Setup of v31:
## ULA_LCD
module ULA_LCD(clk, rst, rs, rw, en, dados, SOMA, SUBT, MULT, IGUAL, A, B, sinalA, sinalB);
Size: roughly 8,700 cells after synthesis, ~35 I/O pins, roughly 0.060 mm2 of cells after synthesis.
export LEC_CHECK = 0
export CAP_MARGIN = 25
export CELL_PAD_IN_SITES_DETAIL_PLACEMENT = 1
export CELL_PAD_IN_SITES_GLOBAL_PLACEMENT = 1
export CORE_ASPECT_RATIO = 0.53
export CORE_MARGIN = 2
export CORE_UTILIZATION = 52
export GPL_ROUTABILITY_DRIVEN = 0
export GPL_TIMING_DRIVEN = 0
export SETUP_SLACK_MARGIN = 5.0
export SLEW_MARGIN = 25
export TNS_END_PERCENT = 100
create_clock -name core_clock -period 173.0 [get_ports {clk}]
run.sh (not shown) runs the stock make flow with config.mk's settings and CLKGATE_MAP_FILE=.
Relative to v31, the following input files were edited for v34:
Settings: CELL_PAD_IN_SITES_DETAIL_PLACEMENT removed (was 1); CELL_PAD_IN_SITES_GLOBAL_PLACEMENT removed (was 1); SLEW_MARGIN changed from 25 to 20; CAP_MARGIN changed from 25 to 20; GPL_ROUTABILITY_DRIVEN removed (was 0); CORE_ASPECT_RATIO removed (was 0.53); GPL_TIMING_DRIVEN removed (was 0); CORE_UTILIZATION changed from 52 to 57; SETUP_SLACK_MARGIN removed (was 5.0); TNS_END_PERCENT removed (was 100); the clock period (ns, I/O delays scaled along) changed from 173.0 to 95.6.
Results
- Summary of v34 over v31: worst hold margin did not really move; global routing usage summed across all routing layers went down by 6.1 points.
- v34 reports a lower first-iteration DRC count than v31 does.
--- input diff v34..v22 ---
Settings: changing CORE_UTILIZATION from 57 to 40; changing the clock period (ns, I/O delays scaled along) from 95.6 to 114.0.
--- outcome ---
Lower count of clock-buffer cells in the layout goes to v34 over v22. Comparing v22 and v34, the higher proportion of final cell area spent on non-clock buffers was measured on v34. v34 → v22: antenna cell count rose by 10, CTS clock-pin slew for the worst setup and hold paths stayed essentially flat. v34 vs v22, launch point of the worst path: A[2] vs A[0].
diff inputs: v22 => v40
Settings: CORE_UTILIZATION now 71, was 40; ABC_AREA now 1, previously not set; the clock period (ns, I/O delays scaled along) now 79.4, was 114.0.
Findings:
When the final numbers for v40 and v22 were put side by side, the number of instances on the worst hold path turned out to be smaller in v22. Looking at the reports, v40 completed the entire flow and the layout it produced met the timing, design-rule and antenna checks. v22 finished end to end and its layout was clean on timing, DRC and antenna. dados[0]$_SDFFE_PP0P_ as the timing endpoint of the critical path was reported by v40, and dados[5]$_SDFFE_PP0P_ by v22. v40: placed standard-cell area is 11% higher than what v22 reported. Sort v40 and v22 by transition time at the pin with the least slew margin, ascending, and v22 comes first. v22 → v40: final antenna diode count has decreased, combined global-route utilization of all metal layers has increased, unique cell type count in the Yosys netlist has decreased. Compared with v22, in v40 die size -37%; setup slack -2.88 ns.

========
== job 8150 ==
Starting RTL as in the previous note.
clock: 120.0 ns
lec_check: 0
abc_area: 1
cap_margin: 20
core_aspect_ratio: 1.91
core_margin: 2
core_utilization: 44
cts_cluster_diameter: 355
place_density_lb_addon: 0.05
slew_margin: 0
tns_end_percent: 95
The inputs of job 9101 differ from those of job 8150 as listed below.
Settings: TNS_END_PERCENT changed from 95 to 20; PLACE_DENSITY_LB_ADDON removed (was 0.05); CTS_CLUSTER_DIAMETER removed (was 355); CORE_ASPECT_RATIO removed (was 1.91); CORE_UTILIZATION changed from 44 to 40; SLEW_MARGIN changed from 0 to 20.
Findings:
Compared to job 8150, job 9101 has global-route usage 6.7 points lower. Job 8150 has higher transition time at the pin with the least slew margin than job 9101. Relative to job 8150, the final cell area reported for job 9101 is higher. Cmp job 9101 vs job 8150: wire length reported by the detailed router lower in job 9101.
Relative to job 9101, the following input files were edited for job 6657:
Settings: HOLD_SLACK_MARGIN newly set to 0.03; SLEW_MARGIN changed from 20 to 30; SETUP_SLACK_MARGIN newly set to 5.0; CELL_PAD_IN_SITES_DETAIL_PLACEMENT newly set to 2; CORE_UTILIZATION changed from 40 to 33; TNS_END_PERCENT removed (was 20); CTS_CLUSTER_SIZE newly set to 16; ABC_AREA removed (was 1); CELL_PAD_IN_SITES_GLOBAL_PLACEMENT newly set to 2; MIN_ROUTING_LAYER newly set to met1.
Results
met3 usage in global routing sits lower in job 6657 than in job 9101.
Compared to job 9101, the router laid down more metal wire for job 6657.
When job 6657 is measured against job 9101, its summed standard-cell area reported by yosys turns out 11% lower.
In the metrics for job 6657 and job 9101, the one carrying the lower yosys stat cell total is job 6657.
In terms of clock distribution area overhead in the final layout, job 6657 and job 9101 differ only marginally.
Against job 9101, job 6657 reports a largest clock skew in the final design that is higher.
Of the two candidates, job 9101 has the better first-pass GRT wire length and job 6657 the worse one.
Job 6657 against job 9101: post-layout minimum cycle time increased by 10.01 ns relative to the old numbers, clock transition at the register clock pins on the worst setup and hold paths after CTS essentially unchanged.
Comparing final critical-path share of the clock period for job 6657 and job 9101, the bigger number came from job 6657.
diff inputs: job 6657 => job 8730
Settings: CELL_PAD_IN_SITES_GLOBAL_PLACEMENT removed (was 2); CORE_UTILIZATION changed from 33 to 40; MIN_ROUTING_LAYER changed from met1 to met2.
Job 8730 against job 6657: async set-reset flop share out of synthesis level, core box area went down 17%, synthesized cell count level, pre-placement core utilization went up 7.0 points, multiplexer area fraction after synthesis flat.
Per the comparison of job 8730 with job 6657, area enclosed by the die boundary fell 32000 sq um; area of the synthesized netlist per yosys stat level; cell count after placement fell about 3.6%.
In the summary table, job 8730 is marked failed, with error GRT-0232 raised in global routing (5_1_grt).
Job 6657 did not stop at any stage, and its layout met the timing, design-rule and antenna checks.

========
the reference run:
Starting RTL as in the previous note.
export LEC_CHECK = 0
export ABC_AREA = 1
export CAP_MARGIN = 20
export CORE_MARGIN = 2
export CORE_UTILIZATION = 72
export CTS_CLUSTER_DIAMETER = 184
export CTS_CLUSTER_SIZE = 98
export PLACE_DENSITY = 0.37
export SLEW_MARGIN = 20
export TNS_END_PERCENT = 5
create_clock -name core_clock -period 65.7 [get_ports {clk}]
The reference run got as far as 5_1_grt, where a tool error ended the run.
Input-level comparison between the trial run and the reference run:
- CTS_CLUSTER_DIAMETER: 184 -> unset
- CORE_UTILIZATION: 72 -> 50
- ABC_AREA: 1 -> unset
- TNS_END_PERCENT: 5 -> unset
- PLACE_DENSITY: 0.37 -> unset
- CTS_CLUSTER_SIZE: 98 -> unset
- the clock period (ns, I/O delays scaled along): 65.7 -> 63.4
### Flow results
- Finished, but not clean: the trial run, with setup timing.
- Taking the reference run as the reference, in the trial run multiplexer share of the synthesized area moved up; maximum clock insertion buffer count ~0 delta; placed instance count decreased 11%; number of buffers inserted by hold repair at cts saw little to no change; post-CTS repair timing setup buffer count increased about 27%.
- Post-detailed-placement half-perimeter wirelength: the trial run vs the reference run up about 2.2%
- On the trial run: number of placement rows is 15 higher than what the reference run gave.
